== before ==
Design nn_image_top, start of the top module:
module nn_image_top #(
 parameter int IMG_W = 8,
 parameter int IMG_H = 8
)(
 input logic clk,
 input logic rst,
 input logic in_valid,
 input logic signed [8:0] in_pixel,
 input logic signed [7:0] k00, k01, k02,
 input logic signed [7:0] k10, k11, k12,
 input logic signed [7:0] k20, k21, k22,
 input logic signed [7:0] bias,
 input logic signed [7:0] scale,
 input logic signed [7:0] offset,
 input logic signed [W_W-1:0] w0,
 input logic signed [W_W-1:0] w1,
 input logic signed [W_W-1:0] w2,
 output logic out_valid,
 output logic signed [RES_W-1:0] conv_result,
 output logic signed [RES_W-1:0] norm_result,
 output logic signed [ACC_FC_W-1:0] acc0,
 output logic signed [ACC_FC_W-1:0] acc1,
 output logic signed [ACC_FC_W-1:0] acc2,
 output logic [$clog2(IMG_W)-1:0] out_x,
 output logic [$clog2(IMG_H)-1:0] out_y
);
Size in the first run: ~7500 cells after synthesis, ~430 flip-flops, about 70000 sq um of cells after synthesis.
Settings: LEC_CHECK=0, CAP_MARGIN=20, CORE_MARGIN=7, CORE_UTILIZATION=28, GPL_ROUTABILITY_DRIVEN=1, GPL_TIMING_DRIVEN=0, HOLD_SLACK_MARGIN=0.22, MAX_ROUTING_LAYER=met4, MIN_ROUTING_LAYER=met1, SETUP_SLACK_MARGIN=0.34, SLEW_MARGIN=25; clock period 12.0 ns.
run.sh (not shown) runs the stock make flow with config.mk's settings and CLKGATE_MAP_FILE=.
--- input diff before..after ---
- setting CTS_CLUSTER_SIZE to 42 for the first time
- removing SETUP_SLACK_MARGIN (formerly 0.34)
- changing SLEW_MARGIN from 25 to 20
- removing GPL_ROUTABILITY_DRIVEN (formerly 1)
- removing GPL_TIMING_DRIVEN (formerly 0)
- changing HOLD_SLACK_MARGIN from 0.22 to -0.08
- removing MIN_ROUTING_LAYER (formerly met1)
- setting PLACE_DENSITY to 0.64 for the first time
- changing CORE_UTILIZATION from 28 to 72
- changing CORE_MARGIN from 7 to 2
- changing the clock period (ns, I/O delays scaled along) from 12.0 to 8.59
## What came out
- The sole clean run among after and before is before.
- after vs. before: final area now larger.
- Taking before as the reference, in after instance area at placement now sits higher.
- after vs before: total vias in the final route up by more than 10%
- Taking before as the reference, in after number of antenna cells inserted went up by 2; setup slack on the worst flop-to-flop path decreased 2.74 ns; final routed wire length divided by cell count saw an increase; multi-input gate share of total cell area down 1.9 points.
- Number of filler instances in the final layout went down by more than half going from before to after.

---

== job 6618 ==
nn_image_top again, from the RTL that the note above started with.
make LEC_CHECK=0 CAP_MARGIN=20 CORE_MARGIN=2 CORE_UTILIZATION=61 CTS_CLUSTER_DIAMETER=28 SETUP_SLACK_MARGIN=2.55 SLEW_MARGIN=20 TNS_END_PERCENT=5 finish   # period 9.7 ns
Although it ran to completion, job 6618 produced a layout that fails the final checks because of setup timing.
What job 9671 does differently from job 6618 at the input level:
Settings: swapping 61 for 57 in CORE_UTILIZATION; clearing TNS_END_PERCENT, which used to be 5; clearing CTS_CLUSTER_DIAMETER, which used to be 28; swapping 2.55 for 2.15 in SETUP_SLACK_MARGIN; swapping 9.7 for 8.65 in the clock period (ns, I/O delays scaled along).
--- outcome ---
Final checks on job 9671, whose flow otherwise completed, came back failing, citing setup timing. [compare] base=job 6618 new=job 9671: non-filler instance count after layout now larger, non-clock buffer count in the final layout rose 347. The count of clock-net buffers in the final layout in job 9671 sits 47 below the value recorded for job 6618. Job 9671 reports a higher number of buffers added for setup after CTS than job 6618 does. Layout overhead on the synthesized area delta for job 9671 relative to job 6618: 4.7 points higher. The final hold slack in job 9671 sits 0.022 ns above the value recorded for job 6618. Against job 6618, final instance area in job 9671 rose by a few percent.
### job 9671 -> job 6286
Settings: CORE_UTILIZATION: 57 -> 72; HOLD_SLACK_MARGIN: unset -> -0.08; SETUP_SLACK_MARGIN: 2.15 -> unset; MAX_ROUTING_LAYER: unset -> met4; the clock period (ns, I/O delays scaled along): 8.65 -> 8.39.
### Flow results
Summary — buffer share of cell area, job 6286 relative to job 9671: lower, by 0.36 points.
Each of job 6286 and job 9671 falls short of a clean finish.
Job 9671: all stages done; final checks FAILED (setup timing).
Job 6286 had finished all stages when the layout checks came back failing, citing setup timing.
[job 6286] final worst-path setup slack fell 0.60 ns relative to job 9671
Changes observed in job 6286 relative to job 9671: hold slack now sits higher, H-tree depth now sits at about the same level.
Relative to job 6286, the following input files were edited for job 3641:
Settings: swapping 72 for 40 in CORE_UTILIZATION; clearing HOLD_SLACK_MARGIN, which used to be -0.08; clearing MAX_ROUTING_LAYER, which used to be met4; swapping 8.39 for 11.5 in the clock period (ns, I/O delays scaled along).
==> results <==
Job 3641: full flow OK, the timing, DRC and antenna checks passed
Critical path depth (job 6286 / job 3641): 2.0
Changes observed in job 3641 relative to job 6286: final max-slew violation count barely changed; area overhead of the layout relative to synthesis shows a reduction of 12 points.
Job 6286 → job 3641: height of the chip saw an increase, slack of the critical path saw an increase, filler cell count in the final layout saw an increase, utilization saw a decrease.
The lower maximum number of pins on one net before global-route repair came out of job 6286.
Job 3641 vs job 6286 — hold slack dropped 0.036 ns.
The inputs of job 4541 differ from those of job 3641 as listed below.
Settings: an added MAX_ROUTING_LAYER of met4; a change of CORE_UTILIZATION from 40 to 72; a change of CAP_MARGIN from 20 to 30; a change of the clock period (ns, I/O delays scaled along) from 11.5 to 8.99.
==> results <==
Between job 3641 and job 4541, the flow reports wire length after detailed routing increasing by more than 10%. Job 4541 against job 3641: setup violation total in the final timing report increased 12; post-route worst hold slack increased 0.034 ns; number of tap instances decreased about 45%. Finished, but not clean: job 4541, with setup timing. In summary, job 3641 completed successfully, with a layout that passed the timing, DRC and antenna checks.

---

nn_image_top again, from the RTL that the note above started with.
Settings: LEC_CHECK=0, CAP_MARGIN=20, CORE_MARGIN=2, CORE_UTILIZATION=72, CTS_CLUSTER_SIZE=41, HOLD_SLACK_MARGIN=-0.08, MAX_ROUTING_LAYER=met4, PLACE_DENSITY_LB_ADDON=0.0, SETUP_SLACK_MARGIN=2.28, SLEW_MARGIN=20, TNS_END_PERCENT=40; clock period 8.65 ns.
The starting point ran to the end with violations: setup timing.
Edit:
- CORE_UTILIZATION: 72 -> 66
- CTS_CLUSTER_SIZE: 41 -> default
- HOLD_SLACK_MARGIN: -0.08 -> default
- MAX_ROUTING_LAYER: met4 -> default
- PLACE_DENSITY_LB_ADDON: 0.0 -> default
- SETUP_SLACK_MARGIN: 2.28 -> default
- TNS_END_PERCENT: 40 -> default
- clock period: 8.65 -> 9.7 ns (I/O delays scaled with it)
The new run completed and failed the layout checks on setup timing.
Non-clock buffer count fell by 381.
Worst setup slack is better by 1.1 ns.
Critical path depth climbs by 4.
Design area falls by 5.0%.
Global-route usage fell by 8.5 points.
Register-to-register slack gets better by 1.3 ns.
Edit:
- CORE_UTILIZATION: 66 -> 72
- CTS_CLUSTER_SIZE: default -> 41
- HOLD_SLACK_MARGIN: default -> -0.08
- MAX_ROUTING_LAYER: default -> met4
- PLACE_DENSITY_LB_ADDON: default -> 0.0
- SETUP_SLACK_MARGIN: default -> 2.3
- TNS_END_PERCENT: default -> 40
- clock period: 9.7 -> 8.65 ns (I/O delays scaled with it)
The new run produced a layout that fails on setup timing; worst hold slack gets worse by 0.015 ns; via count came out higher by 10%; wire length came out higher by 20%; sequential cell count stays the same; clock skew came out lower by 0.0052 ns; first-iteration DRC count came out higher by 67%; worst setup slack gets worse by 1.1 ns; clock-buffer cell count came out higher by 8; non-clock buffer count came out higher by 381.
Edit:
- CTS_CLUSTER_SIZE: 41 -> 42
- PLACE_DENSITY: default -> 0.64
- PLACE_DENSITY_LB_ADDON: 0.0 -> default
- SETUP_SLACK_MARGIN: 2.3 -> default
- clock period: 8.65 -> 9.06 ns (I/O delays scaled with it)
=> The changed run completed, yet does not pass: setup timing; setup slack gains 0.30 ns; die area stays the same; final area shrinks by 4.1%; final cell count shrinks by 2.6%.
Edit:
- CORE_UTILIZATION: 72 -> 40
- CTS_CLUSTER_SIZE: 42 -> 40
- GPL_TIMING_DRIVEN: default -> 0
- HOLD_SLACK_MARGIN: -0.08 -> -0.07
- MAX_ROUTING_LAYER: met4 -> default
- PLACE_DENSITY: 0.64 -> default
- TNS_END_PERCENT: 40 -> default
- clock period: 9.06 -> 12.0 ns (I/O delays scaled with it)
Result:
- The changed run produced a clean layout
- area after synthesis is unchanged
- worst hold slack gains 0.040 ns
- non-clock buffer count drops by 528
- global-route usage goes down by 18 points
- die area climbs by 79%
- via count goes down by 7.8%
- count of clock-buffer cells in the layout is higher by 13
Edit:
- CORE_UTILIZATION: 40 -> 72
- GPL_TIMING_DRIVEN: 0 -> default
- HOLD_SLACK_MARGIN: -0.07 -> default
- SETUP_SLACK_MARGIN: default -> -0.57
- clock period: 12.0 -> 8.65 ns (I/O delays scaled with it)
Result: The new run finished but fails on setup timing; cell count falls by 4.5%; final area rises by 7.3%; routed wire length rises by 0.69%; utilization rises by 41 points; global-route usage rises by 17 points; non-clock buffer count rises by 586; worst setup slack gets worse by 1.3 ns; via count rises by 9.5%; clock-buffer cell count falls by 13.
